==> 09-22 <==
Design top, start of the top module:
module top(
    input rst, clk,
    input [11:0] ar, ai, br, bi,
    output [23:0] Pi, Pr
);
make LEC_CHECK=0 ABC_AREA=1 CAP_MARGIN=20 CELL_PAD_IN_SITES_DETAIL_PLACEMENT=1 CELL_PAD_IN_SITES_GLOBAL_PLACEMENT=3 CORE_MARGIN=4 CORE_UTILIZATION=54 CTS_CLUSTER_DIAMETER=303 CTS_CLUSTER_SIZE=81 GPL_TIMING_DRIVEN=1 HOLD_SLACK_MARGIN=0.19 MIN_ROUTING_LAYER=met2 PLACE_DENSITY_LB_ADDON=0.1 SETUP_SLACK_MARGIN=0.52 SLEW_MARGIN=25 TNS_END_PERCENT=40 finish   # period 4.86 ns
run.sh (not shown) runs the stock make flow with config.mk's settings and CLKGATE_MAP_FILE=.
==> 07-09 (differences from 09-22) <==
- CELL_PAD_IN_SITES_DETAIL_PLACEMENT: 1 -> not set
- CELL_PAD_IN_SITES_GLOBAL_PLACEMENT: 3 -> not set
- CORE_MARGIN: 4 -> 2
- CORE_UTILIZATION: 54 -> 72
- CTS_CLUSTER_DIAMETER: 303 -> 46
- CTS_CLUSTER_SIZE: 81 -> 72
- GPL_TIMING_DRIVEN: 1 -> not set
- HOLD_SLACK_MARGIN: 0.19 -> not set
- MIN_ROUTING_LAYER: met2 -> not set
- PLACE_DENSITY_LB_ADDON: 0.1 -> 0.26
- SETUP_SLACK_MARGIN: 0.52 -> not set
- SLEW_MARGIN: 25 -> 20
- TNS_END_PERCENT: 40 -> not set
==> flow/constraint.sdc (replaced) <==
create_clock -name core_clock -period 5.9 [get_ports {clk}]
set_input_delay 1.1800 -clock core_clock [delete_from_list [all_inputs] [get_ports {clk}]]
set_output_delay 1.1800 -clock core_clock [all_outputs]
set_load 0.01 [all_outputs]
==> 01-01 (differences from 09-22) <==
- ABC_AREA: 1 -> 0
- CELL_PAD_IN_SITES_DETAIL_PLACEMENT: 1 -> not set
- CELL_PAD_IN_SITES_GLOBAL_PLACEMENT: 3 -> not set
- CORE_MARGIN: 4 -> 2
- CORE_UTILIZATION: 54 -> 64
- CTS_CLUSTER_DIAMETER: 303 -> not set
- CTS_CLUSTER_SIZE: 81 -> not set
- GPL_TIMING_DRIVEN: 1 -> not set
- HOLD_SLACK_MARGIN: 0.19 -> not set
- MIN_ROUTING_LAYER: met2 -> not set
- PLACE_DENSITY: not set -> 0.43
- PLACE_DENSITY_LB_ADDON: 0.1 -> not set
- SETUP_SLACK_MARGIN: 0.52 -> not set
- SLEW_MARGIN: 25 -> 20
- TNS_END_PERCENT: 40 -> 10
==> flow/constraint.sdc (replaced) <==
create_clock -name core_clock -period 3.68 [get_ports {clk}]
set_input_delay 0.7360 -clock core_clock [delete_from_list [all_inputs] [get_ports {clk}]]
set_output_delay 0.7360 -clock core_clock [all_outputs]
set_load 0.01 [all_outputs]
==> 11-11 (differences from 09-22) <==
- ABC_AREA: 1 -> not set
- CELL_PAD_IN_SITES_DETAIL_PLACEMENT: 1 -> not set
- CELL_PAD_IN_SITES_GLOBAL_PLACEMENT: 3 -> not set
- CORE_MARGIN: 4 -> 2
- CORE_UTILIZATION: 54 -> 50
- CTS_CLUSTER_DIAMETER: 303 -> not set
- CTS_CLUSTER_SIZE: 81 -> not set
- GPL_TIMING_DRIVEN: 1 -> not set
- HOLD_SLACK_MARGIN: 0.19 -> not set
- MIN_ROUTING_LAYER: met2 -> not set
- PLACE_DENSITY_LB_ADDON: 0.1 -> not set
- SETUP_SLACK_MARGIN: 0.52 -> not set
- SLEW_MARGIN: 25 -> 20
- TNS_END_PERCENT: 40 -> not set
==> flow/constraint.sdc (replaced) <==
create_clock -name core_clock -period 6.62 [get_ports {clk}]
set_input_delay 1.3240 -clock core_clock [delete_from_list [all_inputs] [get_ports {clk}]]
set_output_delay 1.3240 -clock core_clock [all_outputs]
set_load 0.01 [all_outputs]
==> results <==
| item | 09-22 | 11-11 | 07-09 | 01-01 |
|---|---|---|---|---|
| Post-route cell area | - | 12900 um^2 | 13600 um^2 | 14800 um^2 |
| Tally of filler cells in the layout | - | 1949 | 712 | 579 |
| Number of OpenROAD warnings | - | 26 | 26 | 31 |
| Die height | 152 um | 149 um | 129 um | 133 um |
| Total gr overflow | - | 0 | 0 | 0 |
| Met1 routed wirelength after detailed routing | - | 11900 um | 11300 um | 13600 um |
| Post-placement cell area | - | 12600 um^2 | 13100 um^2 | 13400 um^2 |
| Detail Route met2 WL | - | 15200 um | 17200 um | 19600 um |
| Number of antenna violations at the first check in global routing | - | 0 | 0 | 0 |
| Area share of buffers outside the clock network | - | 0.142 | 0.125 | 0.198 |
| Synthesized-area fraction occupied by xor and xnor cells | 0.0296 | 0.0431 | 0.0296 | 0.0431 |
| Result of the run | stopped before the end | timing/DRC/antenna clean | finished with violations | finished with violations |
| Last stage reached | global placement without I/O (3_1_place_gp_skip_io) | - | - | - |
| Reasons for failing layout checks | - | - | negative setup slack | negative setup slack |
| Via count of the first global-routing pass | - | 9022 | 11600 | 11200 |
| Total routing resource utilization after global routing | - | 0.269 | 0.406 | 0.407 |
| Synth Seq Share | 0.225 | 0.239 | 0.225 | 0.239 |
| Insertion Delay late pin | - | 0.35 ns | 0.36 ns | 0.35 ns |
| Last element of the critical path | - | uut2.PP2[22] | uut2.PP2[11] | uut2.PP1[17] |
| Top class by area | - | logic gates | logic gates | logic gates |
| Post-route setup slack | - | 0.278 ns | -0.131 ns | -2.58 ns |
| Final total negative setup slack | - | 0 ns | -0.177 ns | -83.07 ns |

---

==> run a: inputs <==
==> flow/design.v <==
module control_unit(
    input clk, rst,
    output reg a_sel, b_sel, PP1_CE, PP2_CE, add, PR_CE, PI_CE
);
    parameter S1 = 3'b001,
              S2 = 3'b010,
              S3 = 3'b011,
              S4 = 3'b100,
              S5 = 3'b101;
    reg [2:0] state, next;
    always @(posedge clk or posedge rst) begin
        if (rst)
            state <= S1;
        else
            state <= next;
    end
    always @(*) begin
        next = S1;
        PP1_CE = 0;
        PP2_CE = 0;
        add = 0;
        PR_CE = 0;
        PI_CE = 0;
        a_sel = 0;
        b_sel = 0;
        case (state) 
            S1: begin
					if(!rst)
                next = S2;
                PP1_CE = 1;
            end
            S2: begin
                next = S3;
                a_sel = 1;
                b_sel = 1;					 
                PP2_CE = 1;
            end
            S3: begin
                next = S4;
                b_sel = 1;
                PP1_CE = 1;					
                add = 1;
                PR_CE = 1;
            end
            S4: begin
                next = S5;
                a_sel = 1;
                PP2_CE = 1;
            end
            S5: begin
                next = S1;
                PI_CE = 1;
            end
        endcase
    end
endmodule
module datapath(
    input clk, rst,
    input a_sel, b_sel, PP1_CE, PP2_CE, add, PR_CE, PI_CE,
    input [11:0] ar, ai, br, bi,
    output reg [23:0] Pr, Pi
);
    wire [11:0] a_mux, b_mux;
    reg [23:0] PP1, PP2, PPs;
    wire [23:0] pro;
    assign a_mux = a_sel ? ai : ar;
    assign b_mux = b_sel ? bi : br;
    assign pro = a_mux * b_mux;  
    always @(posedge clk or posedge rst) begin
        if (rst) begin
            PP1 <= 0;
            PP2 <= 0;
        end else begin
            if (PP1_CE) 
                PP1 <= pro;
            if (PP2_CE) 
                PP2 <= pro;
        end
    end
    always @(*) begin
        if (!add)
            PPs = PP1 + PP2;
        else
            PPs = PP1 - PP2;
    end
    always @(posedge clk or posedge rst) begin
        if (rst) begin
            Pr <= 0;
            Pi <= 0;
        end else begin
            if (PR_CE) 
                Pr <= PPs;
            if (PI_CE) 
                Pi <= PPs;
        end
    end
endmodule
module top(
    input rst, clk,
    input [11:0] ar, ai, br, bi,
    output [23:0] Pi, Pr
);
    wire PP1_CE, PP2_CE, a_sel, b_sel, add, PI_CE, PR_CE;
    control_unit uut1(
        .clk(clk),
        .rst(rst),
        .a_sel(a_sel),
        .b_sel(b_sel),
        .PP1_CE(PP1_CE),
        .PP2_CE(PP2_CE),
        .add(add),
        .PR_CE(PR_CE),
        .PI_CE(PI_CE)
    );
    datapath uut2(
        .clk(clk),
        .rst(rst),
        .a_sel(a_sel),
        .b_sel(b_sel),
        .PP1_CE(PP1_CE),
        .PP2_CE(PP2_CE),
        .add(add),
        .PR_CE(PR_CE),
        .PI_CE(PI_CE),
        .ar(ar),
        .ai(ai),
        .br(br),
        .bi(bi),
        .Pr(Pr),
        .Pi(Pi)
    );
endmodule
==> flow/run.sh <==
#!/bin/bash
# the make line also repeats each setting of config.mk as NAME=value (left out here)
make -C /OpenROAD-flow-scripts/flow DESIGN_CONFIG=/design/flow/config.mk WORK_HOME=/design/flow/orfs CLKGATE_MAP_FILE= finish
==> flow/config.mk <==
export PLATFORM = sky130hd
export DESIGN_NAME = top
export DESIGN_NICKNAME = top
export VERILOG_FILES = /design/flow/design.v
export SDC_FILE = /design/flow/constraint.sdc
export NUM_CORES = 4
export LEC_CHECK = 0
export ABC_AREA = 1
export CAP_MARGIN = 20
export CELL_PAD_IN_SITES_GLOBAL_PLACEMENT = 0
export CORE_MARGIN = 2
export CORE_UTILIZATION = 72
export PLACE_DENSITY_LB_ADDON = 0.02
export SETUP_SLACK_MARGIN = 0.33
export SLEW_MARGIN = 20
export TNS_END_PERCENT = 55
==> flow/constraint.sdc <==
create_clock -name core_clock -period 2.24 [get_ports {clk}]
set_input_delay 0.4480 -clock core_clock [delete_from_list [all_inputs] [get_ports {clk}]]
set_output_delay 0.4480 -clock core_clock [all_outputs]
set_load 0.01 [all_outputs]
==> inputs of run b, as changes to run a <==
--- a/flow/config.mk
+++ b/flow/config.mk
@@ -8,9 +8,9 @@
 export ABC_AREA = 1
 export CAP_MARGIN = 20
 export CELL_PAD_IN_SITES_GLOBAL_PLACEMENT = 0
-export CORE_MARGIN = 2
-export CORE_UTILIZATION = 72
-export PLACE_DENSITY_LB_ADDON = 0.02
-export SETUP_SLACK_MARGIN = 0.33
+export CORE_MARGIN = 6
+export CORE_UTILIZATION = 17
+export PLACE_DENSITY_LB_ADDON = 0.05
+export SETUP_SLACK_MARGIN = -0.23
 export SLEW_MARGIN = 20
 export TNS_END_PERCENT = 55
==> flow/constraint.sdc (replaced) <==
create_clock -name core_clock -period 5.28 [get_ports {clk}]
set_input_delay 1.0560 -clock core_clock [delete_from_list [all_inputs] [get_ports {clk}]]
set_output_delay 1.0560 -clock core_clock [all_outputs]
set_load 0.01 [all_outputs]
==> inputs of run c, as changes to run a <==
--- a/flow/config.mk
+++ b/flow/config.mk
@@ -5,11 +5,14 @@
 export SDC_FILE = /design/flow/constraint.sdc
 export NUM_CORES = 4
 export LEC_CHECK = 0
-export ABC_AREA = 1
+export ABC_AREA = 0
 export CAP_MARGIN = 20
 export CELL_PAD_IN_SITES_GLOBAL_PLACEMENT = 0
+export CORE_ASPECT_RATIO = 0.89
 export CORE_MARGIN = 2
 export CORE_UTILIZATION = 72
+export CTS_CLUSTER_DIAMETER = 324
+export CTS_CLUSTER_SIZE = 98
 export PLACE_DENSITY_LB_ADDON = 0.02
 export SETUP_SLACK_MARGIN = 0.33
 export SLEW_MARGIN = 20
==> flow/constraint.sdc (replaced) <==
create_clock -name core_clock -period 2.21 [get_ports {clk}]
set_input_delay 0.4420 -clock core_clock [delete_from_list [all_inputs] [get_ports {clk}]]
set_output_delay 0.4420 -clock core_clock [all_outputs]
set_load 0.01 [all_outputs]
==> inputs of run d, as changes to run a <==
--- a/flow/config.mk
+++ b/flow/config.mk
@@ -7,10 +7,11 @@
 export LEC_CHECK = 0
 export ABC_AREA = 1
 export CAP_MARGIN = 20
+export CELL_PAD_IN_SITES_DETAIL_PLACEMENT = 2
 export CELL_PAD_IN_SITES_GLOBAL_PLACEMENT = 0
 export CORE_MARGIN = 2
-export CORE_UTILIZATION = 72
-export PLACE_DENSITY_LB_ADDON = 0.02
-export SETUP_SLACK_MARGIN = 0.33
+export CORE_UTILIZATION = 17
+export GPL_TIMING_DRIVEN = 0
+export PLACE_DENSITY_LB_ADDON = 0.05
 export SLEW_MARGIN = 20
 export TNS_END_PERCENT = 55
==> flow/constraint.sdc (replaced) <==
create_clock -name core_clock -period 5.28 [get_ports {clk}]
set_input_delay 1.0560 -clock core_clock [delete_from_list [all_inputs] [get_ports {clk}]]
set_output_delay 1.0560 -clock core_clock [all_outputs]
set_load 0.01 [all_outputs]
==> comparison table <==
item                                                                      run b                 run d                   run a                   run c
Area taken by multi-input logic gates                                8170 sq um            8610 sq um                       -                       -
Final hold violation count                                                    0                     0                       -                       -
Final critical-path share of the clock period                              1.04                  1.02                       -                       -
Proportion of cell area occupied by registers                             0.162                 0.157                       -                       -
Origin of the worst min-delay path                                uut1.state[1]         uut1.state[2]                       -                       -
Outcome                                                         failed layout checks  failed layout checks  stopped before the end  stopped before the end
Last stage reached                                                            -                     -    clock tree synthesis      detailed placement
Violated checks                                            negative setup slack  negative setup slack                       -                       -
Synthesized-area fraction occupied by adder cells                         0.275                 0.275                   0.275                   0.293
Start point of the critical path                                          bi[7]                 bi[4]                       -                       -
Clock-pin slew on the worst setup and hold paths                          70 ps                 80 ps                       -                       -
Largest net degree at the start of global routing                            76                    53                       -                       -
CTS Buffer Depth                                                              2                     2                       -                       -
Reported max-cap violation count                                              0                     0                       -                       -
Hold path depth                                                               0                     0                       -                       -
Non-clock buffering overhead in the final layout                          0.149                 0.142                       -                       -
Initial antenna violation count                                               0                     0                       -                       -
Floorplan core density                                                    0.173                 0.172                   0.738                   0.741
Nonclk buf count                                                            262                   235                       -                       -
Stages on worst setup path                                                   22                    24                       -                       -
Final Cell Area                                                     15600 sq um           16100 sq um                       -                       -
Final tally of setup violations                                              24                    11                       -                       -
Worst-margin pin slew                                                    914 ps                805 ps                       -                       -
Chip area in the Yosys report                                       11300 sq um           11300 sq um             11300 sq um             10600 sq um
Yosys cell count                                                           1581                  1581                    1581                    1213
